== run A ==
## chip_to_symbol
module chip_to_symbol 
(
input logic         i_clk,
input logic         i_rst_n,
input logic         i_stream,
input logic         i_stream_valid,
output logic [3:0]  o_symbol,
output logic        o_symbol_valid       
);
Size: ~3,100 cells after synthesis, ~100 flip-flops, about 9 I/O pins.
export LEC_CHECK = 0
export ABC_AREA = 1
export CAP_MARGIN = 0
export CELL_PAD_IN_SITES_DETAIL_PLACEMENT = 0
export CELL_PAD_IN_SITES_GLOBAL_PLACEMENT = 0
export CORE_MARGIN = 2
export CORE_UTILIZATION = 72
export CTS_CLUSTER_DIAMETER = 378
export CTS_CLUSTER_SIZE = 49
export GPL_TIMING_DRIVEN = 1
export HOLD_SLACK_MARGIN = 0.3
export MAX_ROUTING_LAYER = met4
export PLACE_DENSITY = 0.6
export SLEW_MARGIN = 35
create_clock -name core_clock -period 2.35 [get_ports {i_clk}]
run.sh (not shown) runs the stock make flow with config.mk's settings and CLKGATE_MAP_FILE=.
Run A did not finish; a tool error ended it in clock tree synthesis.
Edits applied to the flow inputs when going from run A to run B:
# run A
export LEC_CHECK = 0
export ABC_AREA = 1
export CAP_MARGIN = 0
export CELL_PAD_IN_SITES_DETAIL_PLACEMENT = 0
export CELL_PAD_IN_SITES_GLOBAL_PLACEMENT = 0
export CORE_MARGIN = 2
export CORE_UTILIZATION = 72
export CTS_CLUSTER_DIAMETER = 378
export CTS_CLUSTER_SIZE = 49
export GPL_TIMING_DRIVEN = 1
export HOLD_SLACK_MARGIN = 0.3
export MAX_ROUTING_LAYER = met4
export PLACE_DENSITY = 0.6
export SLEW_MARGIN = 35
create_clock -name core_clock -period 2.35 [get_ports {i_clk}]
# run B
export LEC_CHECK = 0
export ABC_AREA = 0
export CAP_MARGIN = 20
export CELL_PAD_IN_SITES_DETAIL_PLACEMENT = 0
export CELL_PAD_IN_SITES_GLOBAL_PLACEMENT = 0
export CORE_MARGIN = 2
export CORE_UTILIZATION = 68
export CTS_CLUSTER_SIZE = 22
export GPL_TIMING_DRIVEN = 1
export PLACE_DENSITY_LB_ADDON = 0.29
export SLEW_MARGIN = 35
create_clock -name core_clock -period 4.49 [get_ports {i_clk}]
Findings:
- None of the runs run A and run B ends with a clean layout.
- No final results exist for run A, since it was stopped by error DPL-0038 during clock tree synthesis.
- Run A → run B: standard cell area after detailed placement fell about 4.6%; number of cell rows rose 4; summed standard-cell area reported by yosys rose about 5.3%.
Here is what was changed in the inputs of run C compared with run B.
# run B
export LEC_CHECK = 0
export ABC_AREA = 0
export CAP_MARGIN = 20
export CELL_PAD_IN_SITES_DETAIL_PLACEMENT = 0
export CELL_PAD_IN_SITES_GLOBAL_PLACEMENT = 0
export CORE_MARGIN = 2
export CORE_UTILIZATION = 68
export CTS_CLUSTER_SIZE = 22
export GPL_TIMING_DRIVEN = 1
export PLACE_DENSITY_LB_ADDON = 0.29
export SLEW_MARGIN = 35
create_clock -name core_clock -period 4.49 [get_ports {i_clk}]
# run C
export LEC_CHECK = 0
export ABC_AREA = 0
export CAP_MARGIN = 20
export CELL_PAD_IN_SITES_DETAIL_PLACEMENT = 0
export CELL_PAD_IN_SITES_GLOBAL_PLACEMENT = 0
export CORE_ASPECT_RATIO = 1.37
export CORE_MARGIN = 2
export CORE_UTILIZATION = 49
export CTS_CLUSTER_DIAMETER = 245
export CTS_CLUSTER_SIZE = 94
export GPL_TIMING_DRIVEN = 1
export PLACE_DENSITY = 0.5
export SLEW_MARGIN = 35
export TNS_END_PERCENT = 20
create_clock -name core_clock -period 4.49 [get_ports {i_clk}]
Run C finished all stages; layout check result: FAIL, due to negative setup slack. Run C vs run B: average vias per placed instance down. Setup slack: run C more than run B. Run B -> run C: maximum number of pins on one net before global-route repair increased by more than 10%. For the post-route standard cell area excluding fillers, run C came in 450 sq um higher than run B did.

---

chip_to_symbol again, from the RTL that the note above started with.
export LEC_CHECK = 0
export CAP_MARGIN = 20
export CORE_MARGIN = 2
export CORE_UTILIZATION = 40
export CTS_CLUSTER_SIZE = 49
export GPL_TIMING_DRIVEN = 0
export SLEW_MARGIN = 20
create_clock -name core_clock -period 10.0 [get_ports {i_clk}]
The starting point finished clean.
Rerun with:
Settings changed: ABC_AREA set to 1, CELL_PAD_IN_SITES_DETAIL_PLACEMENT set to 1, CORE_MARGIN 2 to 8, CORE_UTILIZATION 40 to 27, CTS_CLUSTER_DIAMETER set to 267, CTS_CLUSTER_SIZE 49 to unset, GPL_TIMING_DRIVEN 0 to unset, HOLD_SLACK_MARGIN set to -0.08, MAX_ROUTING_LAYER set to met4, TNS_END_PERCENT set to 70.
Result:
- fmax goes up by 7.1%
- non-clock buffer count goes up by 1
- sequential cell count does not change
- worst setup slack improves by 510 ps
- hold slack degrades by 89 ps
- area after synthesis goes down by 5.1%
- clock skew goes up by 3.2 ps
- via count goes down by 2.5%
- routed wire length goes down by 4.3%
Rerun with:
Settings changed: CELL_PAD_IN_SITES_DETAIL_PLACEMENT 1 to unset, CORE_ASPECT_RATIO set to 1.03, CORE_MARGIN 8 to 7, CORE_UTILIZATION 27 to 40, CTS_CLUSTER_DIAMETER 267 to unset, CTS_CLUSTER_SIZE set to 58, GPL_TIMING_DRIVEN set to 1, HOLD_SLACK_MARGIN -0.08 to 0.12, MAX_ROUTING_LAYER met4 to unset, MIN_ROUTING_LAYER set to met2, SLEW_MARGIN 20 to 15, TNS_END_PERCENT 70 to 60.
After rerunning: The changed run finished clean; final cell count is lower by 8.1%; sequential share of layout area increases by 0.11 points; via count is higher by 35%; first-iteration DRC count is higher to 4.7 times its value; setup slack got worse by 440 ps; fmax went down by 5.8%; non-clock buffer count goes up by 12; design area went down by 1.1%; routed wire length came out higher by 0.51%; area after synthesis is unchanged; clock-buffer cell count stays the same.
Rerun with:
Settings changed: ABC_AREA 1 to unset, CORE_ASPECT_RATIO 1.03 to unset, CORE_MARGIN 7 to 2, CTS_CLUSTER_SIZE 58 to unset, GPL_TIMING_DRIVEN 1 to unset, HOLD_SLACK_MARGIN 0.12 to unset, MIN_ROUTING_LAYER met2 to unset, SLEW_MARGIN 15 to 20, TNS_END_PERCENT 60 to unset.
Clock period 10.0 ns to 7.27 ns, I/O delays scaled along.
What happened:
- The new run passed the timing, design-rule and antenna checks
- first-iteration DRC count decreases by 75%
- design area came out higher by 5.2%
- register-to-register slack got worse by 2900 ps
- core utilization is about the same
- count of clock-buffer cells in the layout came out higher by 2
- routed wire length came out higher by 2.5%
- synthesized area increases by 5.3%
Rerun with:
Settings changed: CORE_UTILIZATION 40 to 21.
Clock period 7.27 ns to 15.6 ns, I/O delays scaled along.
Outcome: The new run finished with timing, DRC and antenna clean; area after synthesis is unchanged; first-iteration DRC count grows by about a fifth; final area came out higher by a few percent; setup slack improved by 6600 ps; die area grows by well over a third.

---

Setup of the baseline:
chip_to_symbol again, from the RTL that the note above started with.
Settings: LEC_CHECK=0, CAP_MARGIN=10, CORE_MARGIN=2, CORE_UTILIZATION=48, CTS_CLUSTER_DIAMETER=244, MAX_ROUTING_LAYER=met4, PLACE_DENSITY_LB_ADDON=0.09, SETUP_SLACK_MARGIN=1.92, SLEW_MARGIN=20; clock period 6.53 ns.
#### Input delta (the candidate over the baseline)
# the baseline
export LEC_CHECK = 0
export CAP_MARGIN = 10
export CORE_MARGIN = 2
export CORE_UTILIZATION = 48
export CTS_CLUSTER_DIAMETER = 244
export MAX_ROUTING_LAYER = met4
export PLACE_DENSITY_LB_ADDON = 0.09
export SETUP_SLACK_MARGIN = 1.92
export SLEW_MARGIN = 20
create_clock -name core_clock -period 6.53 [get_ports {i_clk}]
# the candidate
export LEC_CHECK = 0
export CAP_MARGIN = 20
export CORE_MARGIN = 2
export CORE_UTILIZATION = 72
export CTS_CLUSTER_SIZE = 76
export PLACE_DENSITY_LB_ADDON = 0.01
export SLEW_MARGIN = 20
create_clock -name core_clock -period 5.15 [get_ports {i_clk}]
==> results <==
From the baseline to the candidate the numbers moved as follows: post-placement worst setup slack lost 0.31 ns, area used by multi-input combinational logic lost 5.1%. The candidate finished all stages; layout check result: FAIL, due to negative setup slack. The baseline: PASS, flow complete, no timing, DRC or antenna violations.

---

Setup of v45:
chip_to_symbol again, from the RTL that the note above started with.
==> flow/config.mk <==
export PLATFORM = sky130hd
export DESIGN_NAME = chip_to_symbol
export DESIGN_NICKNAME = chip_to_symbol
export VERILOG_FILES = /design/flow/design.v
export SDC_FILE = /design/flow/constraint.sdc
export NUM_CORES = 4
export LEC_CHECK = 0
export ABC_AREA = 1
export CAP_MARGIN = 15
export CELL_PAD_IN_SITES_DETAIL_PLACEMENT = 0
export CELL_PAD_IN_SITES_GLOBAL_PLACEMENT = 0
export CORE_MARGIN = 2
export CORE_UTILIZATION = 72
export CTS_CLUSTER_DIAMETER = 41
export CTS_CLUSTER_SIZE = 73
export GPL_TIMING_DRIVEN = 1
export HOLD_SLACK_MARGIN = -0.08
export PLACE_DENSITY = 0.63
export SETUP_SLACK_MARGIN = 0.32
export SLEW_MARGIN = 5
==> flow/constraint.sdc <==
create_clock -name core_clock -period 4.09 [get_ports {i_clk}]
set_input_delay 0.8180 -clock core_clock [delete_from_list [all_inputs] [get_ports {i_clk}]]
set_output_delay 0.8180 -clock core_clock [all_outputs]
set_load 0.01 [all_outputs]
Status v45: flow complete, layout not clean - setup timing
Here is what was changed in the inputs of v36 compared with v45.
# v45
export LEC_CHECK = 0
export ABC_AREA = 1
export CAP_MARGIN = 15
export CELL_PAD_IN_SITES_DETAIL_PLACEMENT = 0
export CELL_PAD_IN_SITES_GLOBAL_PLACEMENT = 0
export CORE_MARGIN = 2
export CORE_UTILIZATION = 72
export CTS_CLUSTER_DIAMETER = 41
export CTS_CLUSTER_SIZE = 73
export GPL_TIMING_DRIVEN = 1
export HOLD_SLACK_MARGIN = -0.08
export PLACE_DENSITY = 0.63
export SETUP_SLACK_MARGIN = 0.32
export SLEW_MARGIN = 5
create_clock -name core_clock -period 4.09 [get_ports {i_clk}]
# v36
export LEC_CHECK = 0
export ABC_AREA = 1
export CAP_MARGIN = 20
export CELL_PAD_IN_SITES_DETAIL_PLACEMENT = 0
export CELL_PAD_IN_SITES_GLOBAL_PLACEMENT = 0
export CORE_MARGIN = 2
export CORE_UTILIZATION = 72
export CTS_CLUSTER_DIAMETER = 45
export CTS_CLUSTER_SIZE = 22
export GPL_TIMING_DRIVEN = 1
export PLACE_DENSITY_LB_ADDON = 0.29
export SETUP_SLACK_MARGIN = -0.13
export SLEW_MARGIN = 35
create_clock -name core_clock -period 4.05 [get_ports {i_clk}]
[summary]
- Tool error GRT-0116 stopped v36 during global routing; no final results.
- Count of flip-flops with a built-in enable after synthesis: v36 vs v45 identical
- Number of instances resized during post-cts repair (v45 / v36): 0.66
- In the tables for v36 and v45, HPWL after detailed placement reads higher with v36.
- v36 vs v45 — cell total after placement climbed slightly
- As far as instance tally after logic synthesis goes, v45 and v36 are indistinguishable; the numbers are identical.
## Diff of input files: v51 against v36
# v36
export LEC_CHECK = 0
export ABC_AREA = 1
export CAP_MARGIN = 20
export CELL_PAD_IN_SITES_DETAIL_PLACEMENT = 0
export CELL_PAD_IN_SITES_GLOBAL_PLACEMENT = 0
export CORE_MARGIN = 2
export CORE_UTILIZATION = 72
export CTS_CLUSTER_DIAMETER = 45
export CTS_CLUSTER_SIZE = 22
export GPL_TIMING_DRIVEN = 1
export PLACE_DENSITY_LB_ADDON = 0.29
export SETUP_SLACK_MARGIN = -0.13
export SLEW_MARGIN = 35
create_clock -name core_clock -period 4.05 [get_ports {i_clk}]
# v51
export LEC_CHECK = 0
export ABC_AREA = 0
export CAP_MARGIN = 20
export CELL_PAD_IN_SITES_DETAIL_PLACEMENT = 0
export CELL_PAD_IN_SITES_GLOBAL_PLACEMENT = 0
export CORE_MARGIN = 2
export CORE_UTILIZATION = 72
export CTS_CLUSTER_DIAMETER = 45
export CTS_CLUSTER_SIZE = 22
export GPL_TIMING_DRIVEN = 1
export HOLD_SLACK_MARGIN = -0.09
export PLACE_DENSITY_LB_ADDON = 0.29
export SETUP_SLACK_MARGIN = 0.56
export SLEW_MARGIN = 35
export TNS_END_PERCENT = 90
create_clock -name core_clock -period 4.49 [get_ports {i_clk}]
### Flow results
Compared to v36, v51 has share of cell area taken by muxes after synthesis 1.5 points higher.
Side by side, cell count listed in synth_stat.txt turned out lower in v51 than in v36.
Across v51 and v36, no clean finish was achieved.
v36 did not make it past global routing, where a tool error ended it.
Changes observed in v51 relative to v36: area fraction in and, or, nand and nor cells moved down; area of the mapped netlist moved up; cell count after synthesis moved down.

---

chip_to_symbol again, from the RTL that the note above started with.
clock: 4.96 ns
lec_check: 0
abc_area: 1
cap_margin: 20
cell_pad_in_sites_detail_placement: 1
core_margin: 2
core_utilization: 56
gpl_routability_driven: 1
place_density: 0.74
slew_margin: 30
tns_end_percent: 10
The first run ended with an error in 5_1_grt with GRT-0116.
Rerun with:
ABC_AREA = unset   (was 1)
CELL_PAD_IN_SITES_DETAIL_PLACEMENT = unset   (was 1)
CORE_UTILIZATION = 40   (was 56)
GPL_ROUTABILITY_DRIVEN = unset   (was 1)
PLACE_DENSITY = unset   (was 0.74)
SETUP_SLACK_MARGIN = -0.44   (was unset)
SLEW_MARGIN = 20   (was 30)
TNS_END_PERCENT = unset   (was 10)
clock period = 7.27 ns   (was 4.96 ns; I/O delays follow)
After rerunning:
- This time the run went through all stages and came out clean
- synthesized cell count fell by 7.8%
- synthesized area increases by 5.3%
- die size climbs by 46%
Rerun with:
CORE_UTILIZATION = 70   (was 40)
CTS_CLUSTER_DIAMETER = 353   (was unset)
HOLD_SLACK_MARGIN = -0.09   (was unset)
SETUP_SLACK_MARGIN = unset   (was -0.44)
clock period = 4.49 ns   (was 7.27 ns; I/O delays follow)
What happened: With this change the flow reached the layout checks and failed them: negative setup slack; non-clock buffer count grows by 281; wire length grows by 1.7%; via count grows by 15%; setup slack is worse by 0.69 ns; hold slack is better by 0.013 ns; global-route usage grows by 22 points; flip-flop count does not change; critical path depth grows by 1; synthesized cell count does not change; cell area grows by 12%; cell count shrinks by 1.2%.
Rerun with:
ABC_AREA = 0   (was unset)
CAP_MARGIN = 10   (was 20)
CELL_PAD_IN_SITES_DETAIL_PLACEMENT = 0   (was unset)
CELL_PAD_IN_SITES_GLOBAL_PLACEMENT = 0   (was unset)
CORE_ASPECT_RATIO = 1.37   (was unset)
CORE_UTILIZATION = 55   (was 70)
CTS_CLUSTER_DIAMETER = 245   (was 353)
CTS_CLUSTER_SIZE = 94   (was unset)
GPL_TIMING_DRIVEN = 1   (was unset)
HOLD_SLACK_MARGIN = unset   (was -0.09)
PLACE_DENSITY = 0.4   (was unset)
SLEW_MARGIN = 35   (was 20)
TNS_END_PERCENT = 20   (was unset)
=> The new run finished with negative setup slack left; routed wire length rose by about 3.3%; core utilization fell by 19 points; final area fell by 0.38%.
Rerun with:
ABC_AREA = 1   (was 0)
CAP_MARGIN = 15   (was 10)
CORE_ASPECT_RATIO = unset   (was 1.37)
CORE_UTILIZATION = 72   (was 55)
CTS_CLUSTER_DIAMETER = unset   (was 245)
CTS_CLUSTER_SIZE = 73   (was 94)
HOLD_SLACK_MARGIN = -0.08   (was unset)
PLACE_DENSITY = 0.63   (was 0.4)
SLEW_MARGIN = 5   (was 35)
TNS_END_PERCENT = unset   (was 20)
clock period = 4.09 ns   (was 4.49 ns; I/O delays follow)
- The changed run completed, yet does not pass: negative setup slack
- worst setup slack is worse by 0.24 ns
- final cell count stays flat
- flip-flop count stays the same
- die size decreases by 27%
- wire length went down by 8.6%
- cell area is lower by 6.4%
- via count is higher by 3.6%
- core utilization goes up by 20 points
- global-route usage grows by 8.9 points
Rerun with:
ABC_AREA = 0   (was 1)
CAP_MARGIN = 20   (was 15)
CTS_CLUSTER_DIAMETER = 45   (was unset)
CTS_CLUSTER_SIZE = 22   (was 73)
HOLD_SLACK_MARGIN = unset   (was -0.08)
PLACE_DENSITY = unset   (was 0.63)
PLACE_DENSITY_LB_ADDON = 0.29   (was unset)
SETUP_SLACK_MARGIN = -0.19   (was unset)
SLEW_MARGIN = 35   (was 5)
clock period = 4.38 ns   (was 4.09 ns; I/O delays follow)
What happened: The changed run ran to the end with violations: negative setup slack. Synthesized cell count decreases by 7.8%. Cell area grows by 6.6%. Sequential cell count does not change. Wire length went up by 7.7%.
